## run 1
==> flow/design.v <==
`timescale 1ns / 1ps
module sorting_system(
    input wire clk,              
    input wire rst_n,            
    input wire btn_manual_1,     
    input wire btn_manual_2,     
    input wire sensor_out,
    output wire s0, s1,
    output wire s2, s3,
    output wire led_r, led_g, led_b,
    input wire ir_sensor,        
    output wire servo_pwm_1,     
    output wire servo_pwm_2,     
    output wire led_ir_status    
);
    wire [1:0] detected_color;  
    tcs3200_core_v3 #(
        .SAMPLE_TIME(2500)
    ) color_sensor_inst (
        .clk(clk), .rst_n(rst_n),
        .sensor_out(sensor_out),
        .s0(s0), .s1(s1), .s2(s2), .s3(s3),
        .color_id(detected_color),
        .led_r(led_r), .led_g(led_g), .led_b(led_b)
    );
    reg ir_s1, ir_s2;
    wire ir_edge;
    always @(posedge clk) begin
        if (rst_n) begin
            ir_s1 <= 1'b1;
            ir_s2 <= 1'b1;
        end else begin
            ir_s1 <= ir_sensor;
            ir_s2 <= ir_s1;
        end
    end
    assign ir_edge = (ir_s2 == 1'b1 && ir_s1 == 1'b0);
    assign led_ir_status = ~ir_s2;  
    reg trig_1, trig_2;
    always @(posedge clk) begin
        if (rst_n) begin
            trig_1 <= 0;
            trig_2 <= 0;
        end else begin
            trig_1 <= 0;
            trig_2 <= 0;
            if (ir_edge) begin
                if (detected_color == 2'd1) trig_1 <= 1;
                else if (detected_color == 2'd2) trig_2 <= 1;
            end
        end
    end
    servo_core #(
        .START_DELAY(26250),
        .HOLD_TIME(30000)
    ) servo_1_inst (
        .clk(clk), .rst_n(rst_n),
        .activate(trig_1 | btn_manual_1),
        .pwm_out(servo_pwm_1)
    );
    servo_core #(
        .START_DELAY(50000),
        .HOLD_TIME(30000)
    ) servo_2_inst (
        .clk(clk), .rst_n(rst_n),
        .activate(trig_2 | btn_manual_2),
        .pwm_out(servo_pwm_2)
    );
endmodule
module tcs3200_core_v3(
    input clk, rst_n, sensor_out,
    output wire s0, s1,
    output reg s2, s3,
    output reg [1:0] color_id,
    output reg led_r, led_g, led_b
);
    assign s0 = 1; assign s1 = 1;  
    parameter SAMPLE_TIME = 12500000;  
    localparam RED=0, BLUE=1, GREEN=2;
    reg [1:0] state;
    reg [31:0] timer, counter;
    reg [31:0] r_val, g_val, b_val;
    reg s_in_d, s_in_d2;
    wire s_edge = s_in_d & ~s_in_d2;
    always @(posedge clk) begin
        if (rst_n) begin s_in_d <= 1'b0; s_in_d2 <= 1'b0; end
        else begin s_in_d <= sensor_out; s_in_d2 <= s_in_d; end
    end
    always @(posedge clk) begin
        if (rst_n) begin
            state <= RED; timer <= 0; counter <= 0; s2 <= 0; s3 <= 0;
            r_val <= 0; g_val <= 0; b_val <= 0;
            color_id <= 0; led_r<=0; led_g<=0; led_b<=0;
        end else begin
            if (timer < SAMPLE_TIME) begin
                timer <= timer + 1;
                if (s_edge) counter <= counter + 1;
            end else begin
                timer <= 0; counter <= 0;
                case(state)
                    RED: begin r_val <= counter; state <= BLUE; s2<=0; s3<=1; end
                    BLUE: begin b_val <= counter; state <= GREEN; s2<=1; s3<=1; end
                    GREEN: begin
                        g_val <= counter; state <= RED; s2<=0; s3<=0;
                        if ((r_val + g_val + b_val) > 1000) begin
                            if(r_val > g_val && r_val > b_val) begin
                                color_id <= 1; led_r<=1; led_g<=0; led_b<=0;
                            end else if(g_val > r_val && g_val > b_val) begin
                                color_id <= 2; led_r<=0; led_g<=1; led_b<=0;
                            end else if(b_val > r_val && b_val > g_val) begin
                                color_id <= 3; led_r<=0; led_g<=0; led_b<=1;
                            end
                        end else begin
                             led_r<=0; led_g<=0; led_b<=0;
                        end
                    end
                    default: begin state <= RED; s2<=0; s3<=0; end
                endcase
            end
        end
    end
endmodule
module servo_core #(
    parameter START_DELAY = 0,       
    parameter HOLD_TIME = 125000000  
)(
    input clk, rst_n, activate,
    output reg pwm_out
);
    parameter PWM_TOP = 2500;        
    parameter MIN_PULSE = 62;        
    parameter TARGET_PULSE = 146;    
    parameter STEP = 1;              
    reg [31:0] cnt;
    reg [31:0] duty;
    localparam IDLE=0, WAIT_DELAY=1, MOVE=2, HOLD=3, RETURN=4;
    reg [2:0] state;
    reg [31:0] general_timer;  
    always @(posedge clk) begin
        if (rst_n) begin
            state <= IDLE; duty <= MIN_PULSE; general_timer <= 0;
            cnt <= 0; pwm_out <= 0;
        end else begin
            if (cnt < PWM_TOP) cnt <= cnt + 1; else cnt <= 0;
            pwm_out <= (cnt < duty) ? 1 : 0;
            case(state)
                IDLE: begin
                    duty <= MIN_PULSE;
                    general_timer <= 0;
                    if (activate) begin
                        if (START_DELAY > 0) state <= WAIT_DELAY;
                        else state <= MOVE;
                    end
                end
                WAIT_DELAY: begin
                    if (general_timer < START_DELAY) begin
                        general_timer <= general_timer + 1;
                    end else begin
                        general_timer <= 0;
                        state <= MOVE;
                    end
                end
                MOVE: begin
                    if (duty < TARGET_PULSE) duty <= duty + STEP;
                    else begin
                        duty <= TARGET_PULSE;
                        general_timer <= 0;
                        state <= HOLD;
                    end
                end
                HOLD: begin
                    if (general_timer < HOLD_TIME) general_timer <= general_timer + 1;
                    else state <= RETURN;
                end
                RETURN: begin
                    if (duty > MIN_PULSE) duty <= duty - STEP;
                    else state <= IDLE;
                end
                default: state <= IDLE;
            endcase
        end
    end
endmodule
Settings: LEC_CHECK=0, ABC_AREA=1, CAP_MARGIN=20, CORE_MARGIN=2, CORE_UTILIZATION=72, CTS_CLUSTER_DIAMETER=43, HOLD_SLACK_MARGIN=0.29, PLACE_DENSITY=0.37, SETUP_SLACK_MARGIN=0.64, SLEW_MARGIN=20; clock period 2.79 ns.
run.sh (not shown) runs the stock make flow with config.mk's settings and CLKGATE_MAP_FILE=.
Tool error DPL-0038 stopped run 1 during global routing; no final results.
What run 2 does differently from run 1 at the input level:
Settings: PLACE_DENSITY no longer set, was 0.37; HOLD_SLACK_MARGIN no longer set, was 0.29; CTS_CLUSTER_DIAMETER no longer set, was 43; CTS_CLUSTER_SIZE now 99, previously not set; TNS_END_PERCENT now 5, previously not set; SETUP_SLACK_MARGIN no longer set, was 0.64; the clock period (ns, I/O delays scaled along) now 2.46, was 2.79.
[summary]
Reported for run 2 and run 1, width of the chip turned out identical to the last digit.
Run 2 ran in full, but the layout does not pass; the checks complain about setup timing.
Count of cells resized by post-cts repair in run 2 is 84% lower than in run 1
As far as die height goes, run 2 and run 1 are indistinguishable; the numbers are identical.
As far as synthesized area goes, run 2 and run 1 are indistinguishable; the numbers are identical.
From run 1 to run 2 the numbers moved as follows: placed wire-length estimate rose by about 0.9%; area of the chip stayed essentially flat; core region area stayed essentially flat; post-synthesis instance total stayed essentially flat; routability-driven placement congestion ratio rose by 0.017.
Changes in run 3 relative to run 2:
Settings: TNS_END_PERCENT no longer set, was 5; ABC_AREA no longer set, was 1; CORE_UTILIZATION now 40, was 72; CTS_CLUSTER_SIZE no longer set, was 99; the clock period (ns, I/O delays scaled along) now 4.43, was 2.46.
- Run 3 went all the way through the flow, and no timing, DRC or antenna check failed.
- Comparing run 3 and run 2, post-cts sizing count is lower on run 3.
- Summary of run 3 over run 2: met3 track utilization from global routing saw a decrease, largest voltage drop on the vdd net moved down, layout overhead on the synthesized area lost 6.6 points, total non-filler cell area in the finished layout decreased by 0.0021 sq mm relative to the old numbers.
- Sort run 3 and run 2 by worst setup slack, descending, and run 3 comes first.
- Run 3 gives less fmax than run 2 did.
- Comparing the two runs side by side, run 3 comes out ahead of run 2 on total via count after detailed routing.
- Clock period minus worst slack is lower on run 2
- Higher core occupancy in the finished layout was reported by run 2, not run 3.
- When run 3 is measured against run 2, its global-route usage turns out 19 points lower.

---

## v58
// sorting_system: RTL as listed in full above, without the edits since
Settings: LEC_CHECK=0, ABC_AREA=1, CAP_MARGIN=40, CELL_PAD_IN_SITES_GLOBAL_PLACEMENT=2, CORE_ASPECT_RATIO=1.27, CORE_MARGIN=2, CORE_UTILIZATION=40, CTS_CLUSTER_SIZE=54, HOLD_SLACK_MARGIN=0.1, MIN_ROUTING_LAYER=met2, PLACE_DENSITY=0.75, SLEW_MARGIN=20; clock period 8.0 ns.
What v26 does differently from v58 at the input level:
- HOLD_SLACK_MARGIN: 0.1 -> -0.07
- CTS_CLUSTER_SIZE: 54 -> unset
- CORE_ASPECT_RATIO: 1.27 -> 1.71
- SLEW_MARGIN: 20 -> 40
- PLACE_DENSITY_LB_ADDON: unset -> 0.12
- CTS_CLUSTER_DIAMETER: unset -> 229
- CAP_MARGIN: 40 -> 20
- TNS_END_PERCENT: unset -> 75
- GPL_TIMING_DRIVEN: unset -> 0
- CELL_PAD_IN_SITES_GLOBAL_PLACEMENT: 2 -> unset
- PLACE_DENSITY: 0.75 -> unset
- ABC_AREA: 1 -> unset
Notes after the runs:
| combinational power | lower: v26 |. Changes observed in v26 relative to v58: total power has decreased; post-route fraction of the period consumed by the critical path has increased; maximum frequency has decreased; reported net switching power has decreased. Of v26 and v58, it is v26 that has the lower peak supply drop. [v26] final design area excluding fillers fell 680 µm² relative to v58. The final reports for v26 and v58 show post-synthesis share of cell area spent on and-or and or-and gates higher in the former.
Input changes introduced in v7 (baseline for comparison: v26):
- CTS_CLUSTER_DIAMETER removed (was 229)
- MIN_ROUTING_LAYER removed (was met2)
- CORE_ASPECT_RATIO removed (was 1.71)
- PLACE_DENSITY_LB_ADDON removed (was 0.12)
- GPL_TIMING_DRIVEN removed (was 0)
- SLEW_MARGIN changed from 40 to 20
- TNS_END_PERCENT removed (was 75)
- HOLD_SLACK_MARGIN removed (was -0.07)
## What came out
v7: layout-stage area growth over the synthesis result 0.58 points below v26. Clock buffer instance count of the final layout in v7 is 14 higher than in v26. On power, v7 does worse than v26. The part of the cycle the worst path needs of v7 is lower than that of v26. Compared with v26, total clock buffers created by CTS in v7 increased by more than 10%. Diff v26 -> v7: end-of-flow core utilization fell 0.21 points, routed length per instance shows a reduction of 17%, first-iteration DRC count lost 80%. Relative to v26, v7 improves global-route wire length before repair.
## Diff of input files: v3 against v7
- MIN_ROUTING_LAYER newly set to met2
- TNS_END_PERCENT newly set to 75
- SLEW_MARGIN changed from 20 to 40
- PLACE_DENSITY_LB_ADDON newly set to 0.12
- CTS_CLUSTER_DIAMETER newly set to 229
- GPL_TIMING_DRIVEN newly set to 1
- HOLD_SLACK_MARGIN newly set to -0.07
- CAP_MARGIN changed from 20 to 15
- CORE_ASPECT_RATIO newly set to 1.71
- MAX_ROUTING_LAYER newly set to met4
==> comparison <==
- Wire: v3 routes more than v7
- The die outline area on v3 is in line with that on v7.
- v3 against v7; maximum vdd ir drop is up by more than 10%.
- Power dissipated in the clock network of v3 falls short of that of v7 by a few percent.
- Comparing v7 and v3, the lower maximum number of pins on one net before global-route repair was measured on v3.
Power figures rest on the tool's default switching activity, not on a simulated workload.
